==> violet: inputs <==
==> flow/design.v <==
module half_addr(
    input a,
    input b,
    output sum,
    output carry  
);
assign sum = a ^ b;
assign carry = a & b;
endmodule
module full_addr(
    input a,
    input b,
    input cin,  
    output sum,
    output carry  
);
assign sum = a ^ b ^ cin;
assign carry = (a & b) | (cin & (a ^ b));
endmodule
module i4_addr(
    input  [3:0] a,           
    input  [3:0] b,           
    input        cin,         
    input        valid_in,    
    output [3:0] sum,         
    output       group_g,     
    output       group_p,     
    output       ready_out    
);
wire [3:0] g, p;
assign g = a & b;           
assign p = a | b;           
wire c1, c2, c3;
assign c1 = g[0] | (p[0] & cin);
assign c2 = g[1] | (p[1] & g[0]) | (p[1] & p[0] & cin);
assign c3 = g[2] | (p[2] & g[1]) | (p[2] & p[1] & g[0]) | (p[2] & p[1] & p[0] & cin);
assign group_g = g[3] | (p[3] & g[2]) | (p[3] & p[2] & g[1]) | (p[3] & p[2] & p[1] & g[0]);
assign group_p = p[3] & p[2] & p[1] & p[0];
assign sum[0] = a[0] ^ b[0] ^ cin;
assign sum[1] = a[1] ^ b[1] ^ c1;
assign sum[2] = a[2] ^ b[2] ^ c2;
assign sum[3] = a[3] ^ b[3] ^ c3;
reg ready_out_reg;
always @(*) begin
    if (valid_in) begin
        ready_out_reg = 1'b1;
    end else begin
        ready_out_reg = 1'b0;
    end
end
assign ready_out = ready_out_reg;
endmodule
module i8_addr(
    input  [7:0] a,           
    input  [7:0] b,           
    input        cin,         
    input        valid_in,    
    output [7:0] sum,         
    output       group_g,     
    output       group_p,     
    output       ready_out    
);
wire [3:0] a_low  = a[3:0];
wire [3:0] a_high = a[7:4];
wire [3:0] b_low  = b[3:0];
wire [3:0] b_high = b[7:4];
wire c4;                
wire g_low, p_low;      
wire g_high, p_high;    
wire ready_low, ready_high;
i4_addr cla_low(
    .a(a_low), .b(b_low), .cin(cin), .valid_in(valid_in),
    .sum(sum[3:0]), .group_g(g_low), .group_p(p_low), .ready_out(ready_low)
);
i4_addr cla_high(
    .a(a_high), .b(b_high), .cin(c4), .valid_in(valid_in),
    .sum(sum[7:4]), .group_g(g_high), .group_p(p_high), .ready_out(ready_high)
);
assign c4 = g_low | (p_low & cin);
assign group_g = g_high | (p_high & g_low);
assign group_p = p_high & p_low;
assign ready_out = ready_low & ready_high;
endmodule
module i16_add(
    input  [15:0] a,          
    input  [15:0] b,          
    input        valid_in,    
    output [15:0] sum,        
    output       carry_out,   
    output       ready_out    
);
wire [7:0] a_low  = a[7:0];   
wire [7:0] a_high = a[15:8];  
wire [7:0] b_low  = b[7:0];
wire [7:0] b_high = b[15:8];
wire c0, c8;                
wire g_low, p_low;          
wire g_high, p_high;        
wire ready_low, ready_high; 
assign c0 = 1'b0;           
i8_addr cla_low_8bit(
    .a(a_low), .b(b_low), .cin(c0), .valid_in(valid_in),
    .sum(sum[7:0]), .group_g(g_low), .group_p(p_low), .ready_out(ready_low)
);
i8_addr cla_high_8bit(
    .a(a_high), .b(b_high), .cin(c8), .valid_in(valid_in),
    .sum(sum[15:8]), .group_g(g_high), .group_p(p_high), .ready_out(ready_high)
);
assign c8 = g_low | (p_low & c0);                   
assign carry_out = g_high | (p_high & g_low) | (p_high & p_low & c0);  
assign ready_out = ready_low & ready_high;
endmodule
module i16_sub(
    input  [15:0] a,          
    input  [15:0] b,          
    input        valid_in,    
    output [15:0] diff,       
    output       borrow_out,  
    output       ready_out    
);
wire [15:0] b_neg = ~b;  
wire [7:0] a_low  = a[7:0];
wire [7:0] a_high = a[15:8];
wire [7:0] b_low  = b_neg[7:0];
wire [7:0] b_high = b_neg[15:8];
wire c0, c8;               
wire g_low, p_low;         
wire g_high, p_high;       
wire ready_low, ready_high;
wire carry_result;
assign c0 = 1'b1;           
i8_addr cla_low_8bit(
    .a(a_low), .b(b_low), .cin(c0), .valid_in(valid_in),
    .sum(diff[7:0]), .group_g(g_low), .group_p(p_low), .ready_out(ready_low)
);
i8_addr cla_high_8bit(
    .a(a_high), .b(b_high), .cin(c8), .valid_in(valid_in),
    .sum(diff[15:8]), .group_g(g_high), .group_p(p_high), .ready_out(ready_high)
);
assign c8 = g_low | (p_low & c0);
assign carry_result = g_high | (p_high & g_low) | (p_high & p_low & c0);
assign borrow_out = ~carry_result;
assign ready_out = ready_low & ready_high;
endmodule
module i16_mul(
    input signed [15:0] a,    
    input signed [15:0] b,    
    input        valid_in,
    output signed [15:0] prod,  
    output       ready_out
);
wire sign_a = a[15];
wire sign_b = b[15];
wire sign_res = sign_a ^ sign_b;
wire [15:0] abs_a = sign_a ? (~a + 1'b1) : a;
wire [15:0] abs_b = sign_b ? (~b + 1'b1) : b;
reg [15:0] abs_prod;
integer i;
always @(*) begin
    abs_prod = 16'd0;
    for(i = 0; i < 16; i = i + 1) begin
        if(abs_b[i]) begin
            abs_prod = abs_prod + (abs_a << i);
        end
    end
end
assign prod = sign_res ? (~abs_prod + 1'b1) : abs_prod;
assign ready_out = valid_in;
endmodule
module i16_div(
    input signed [15:0] a,    
    input signed [15:0] b,    
    input        valid_in,
    output signed [15:0] quot,  
    output       ready_out
);
wire sign_a = a[15];
wire sign_b = b[15];
wire sign_res = sign_a ^ sign_b;
wire [15:0] abs_a = sign_a ? (~a + 1'b1) : a;
wire [15:0] abs_b = sign_b ? (~b + 1'b1) : b;
reg [15:0] abs_quot;
reg [31:0] temp_r;  
integer i;
always @(*) begin
    temp_r = 32'd0;
    if (abs_b == 0) begin
        abs_quot = 16'hFFFF;  
    end else begin
        abs_quot = 16'd0;
        temp_r = 32'd0;
        for(i = 15; i >= 0; i = i - 1) begin
            temp_r = temp_r << 1;
            temp_r[0] = abs_a[i];  
            if(temp_r >= {16'd0, abs_b}) begin
                temp_r = temp_r - {16'd0, abs_b};
                abs_quot[i] = 1'b1;
            end
        end
    end
end
assign quot = sign_res ? (~abs_quot + 1'b1) : abs_quot;
assign ready_out = valid_in;
endmodule
module calc(
    input clk,  
    input rst_n,  
    input [7:0] num,
    input [2:0] op,
    input start,
    output reg [15:0] result,
    output reg [15:0] display_val,  
    output [2:0] led_op,  
    output reg stop
);
reg [15:0] local_result;
reg local_stop;
localparam ADD = 3'd6;
localparam SUB = 3'd5;
localparam MUL = 3'd4;
localparam DIV = 3'd1;
localparam ENT = 3'd2;
localparam CLR = 3'd3;
reg [15:0] a, b;
reg [2:0] local_op;
assign led_op = local_op;  
wire [15:0] res_add, res_sub, res_mul, res_div;
i16_add u_add(.a(a), .b(b), .valid_in(1'b1), .sum(res_add), .carry_out(), .ready_out());
i16_sub u_sub(.a(a), .b(b), .valid_in(1'b1), .diff(res_sub), .borrow_out(), .ready_out());
i16_mul u_mul(.a(a), .b(b), .valid_in(1'b1), .prod(res_mul), .ready_out());
i16_div u_div(.a(a), .b(b), .valid_in(1'b1), .quot(res_div), .ready_out());
localparam S_INPUT_A = 2'b00;
localparam S_INPUT_B = 2'b01;
reg [2:0] state;
always @(posedge clk) begin
	if (~rst_n) begin
    	local_stop <= 0;
        a <= 0;
        b <= 0;
        local_result <= 0;
        display_val <= 0;
        local_op <= 0;
        state <= S_INPUT_A;
    end else begin
        if (~start&local_stop) begin
        local_stop <= 0;
        end else if (start&~local_stop) begin
            case (state)
            S_INPUT_A: begin
                if (op == CLR) begin
                    a <= 0; b <= 0; display_val <= 0; local_result <= 0; local_op <= 0;
                end else if (op == ADD || op == SUB || op == MUL || op == DIV) begin
                    local_op <= op;
                    b <= 0;
                    state <= S_INPUT_B;
                end else if (op == 0) begin
                    a <= a * 16'd10 + {8'd0, num};
                    display_val <= a * 16'd10 + {8'd0, num};
                end
            end
            S_INPUT_B: begin
                if (op == CLR) begin
                    a <= 0; b <= 0; display_val <= 0; local_result <= 0; local_op <= 0;
                    state <= S_INPUT_A;
                end else if (op == ENT) begin
                    case (local_op)
                    ADD: begin local_result <= res_add; display_val <= res_add; end
                    SUB: begin local_result <= res_sub; display_val <= res_sub; end
                    DIV: begin local_result <= res_div; display_val <= res_div; end
                    MUL: begin local_result <= res_mul; display_val <= res_mul; end
                    endcase
                    a <= 0;
                    local_op <= 0;  
                    state <= S_INPUT_A;
                end else if (op == 0) begin
                    b <= b * 16'd10 + {8'd0, num};
                    display_val <= b * 16'd10 + {8'd0, num};
                end
            end
            endcase
            local_stop <= 1;
        end
    end
end
always @(posedge clk) begin
    result <= local_result;
    stop <= local_stop;
end
endmodule
==> flow/run.sh <==
#!/bin/bash
# the make line also repeats each setting of config.mk as NAME=value (left out here)
make -C /OpenROAD-flow-scripts/flow DESIGN_CONFIG=/design/flow/config.mk WORK_HOME=/design/flow/orfs CLKGATE_MAP_FILE= finish
==> flow/config.mk <==
export PLATFORM = sky130hd
export DESIGN_NAME = calc
export DESIGN_NICKNAME = calc
export VERILOG_FILES = /design/flow/design.v
export SDC_FILE = /design/flow/constraint.sdc
export NUM_CORES = 4
export LEC_CHECK = 0
export ABC_AREA = 1
export CAP_MARGIN = 20
export CELL_PAD_IN_SITES_DETAIL_PLACEMENT = 1
export CELL_PAD_IN_SITES_GLOBAL_PLACEMENT = 3
export CORE_MARGIN = 2
export CORE_UTILIZATION = 23
export CTS_CLUSTER_DIAMETER = 84
export GPL_ROUTABILITY_DRIVEN = 0
export HOLD_SLACK_MARGIN = 0.03
export PLACE_DENSITY = 0.38
export SETUP_SLACK_MARGIN = 0.16
export SLEW_MARGIN = 20
==> flow/constraint.sdc <==
create_clock -name core_clock -period 55.0 [get_ports {clk}]
set_input_delay 11.0000 -clock core_clock [delete_from_list [all_inputs] [get_ports {clk}]]
set_output_delay 11.0000 -clock core_clock [all_outputs]
set_load 0.01 [all_outputs]
==> inputs of quartz, as changes to violet <==
- ABC_AREA: 1 -> unset
- CELL_PAD_IN_SITES_DETAIL_PLACEMENT: 1 -> unset
- CELL_PAD_IN_SITES_GLOBAL_PLACEMENT: 3 -> unset
- CORE_UTILIZATION: 23 -> 40
- CTS_CLUSTER_DIAMETER: 84 -> unset
- GPL_ROUTABILITY_DRIVEN: 0 -> unset
- HOLD_SLACK_MARGIN: 0.03 -> unset
- PLACE_DENSITY: 0.38 -> 0.6
- SETUP_SLACK_MARGIN: 0.16 -> unset
==> inputs of indigo, as changes to violet <==
- CELL_PAD_IN_SITES_DETAIL_PLACEMENT: 1 -> unset
- CELL_PAD_IN_SITES_GLOBAL_PLACEMENT: 3 -> unset
- CORE_UTILIZATION: 23 -> 62
- CTS_CLUSTER_DIAMETER: 84 -> 272
- CTS_CLUSTER_SIZE: unset -> 100
- GPL_ROUTABILITY_DRIVEN: 0 -> unset
- HOLD_SLACK_MARGIN: 0.03 -> unset
- PLACE_DENSITY: 0.38 -> unset
- SETUP_SLACK_MARGIN: 0.16 -> unset
- SLEW_MARGIN: 20 -> 0
- TNS_END_PERCENT: unset -> 5
==> out/summary.txt <==
Fmax: 20.4 MHz
Status: timing/DRC/antenna clean
Inverter count: 775
(the above is from violet)
==> out/summary.txt <==
Number of post-CTS setup repair buffers: 5
Post-synthesis cell count: 4622
Fmax: 19.4 MHz
Inverter count: 303
Status: timing/DRC/antenna clean
(the above is from quartz)
==> out/summary.txt <==
Status: timing/DRC/antenna clean
Inverter count: 777
Top sig layer: met4
Fmax: 20.2 MHz
GRT Total Usage: 36.9%
Clock sinks: 87
Met3 Use GR: 3.75%
(the above is from indigo)
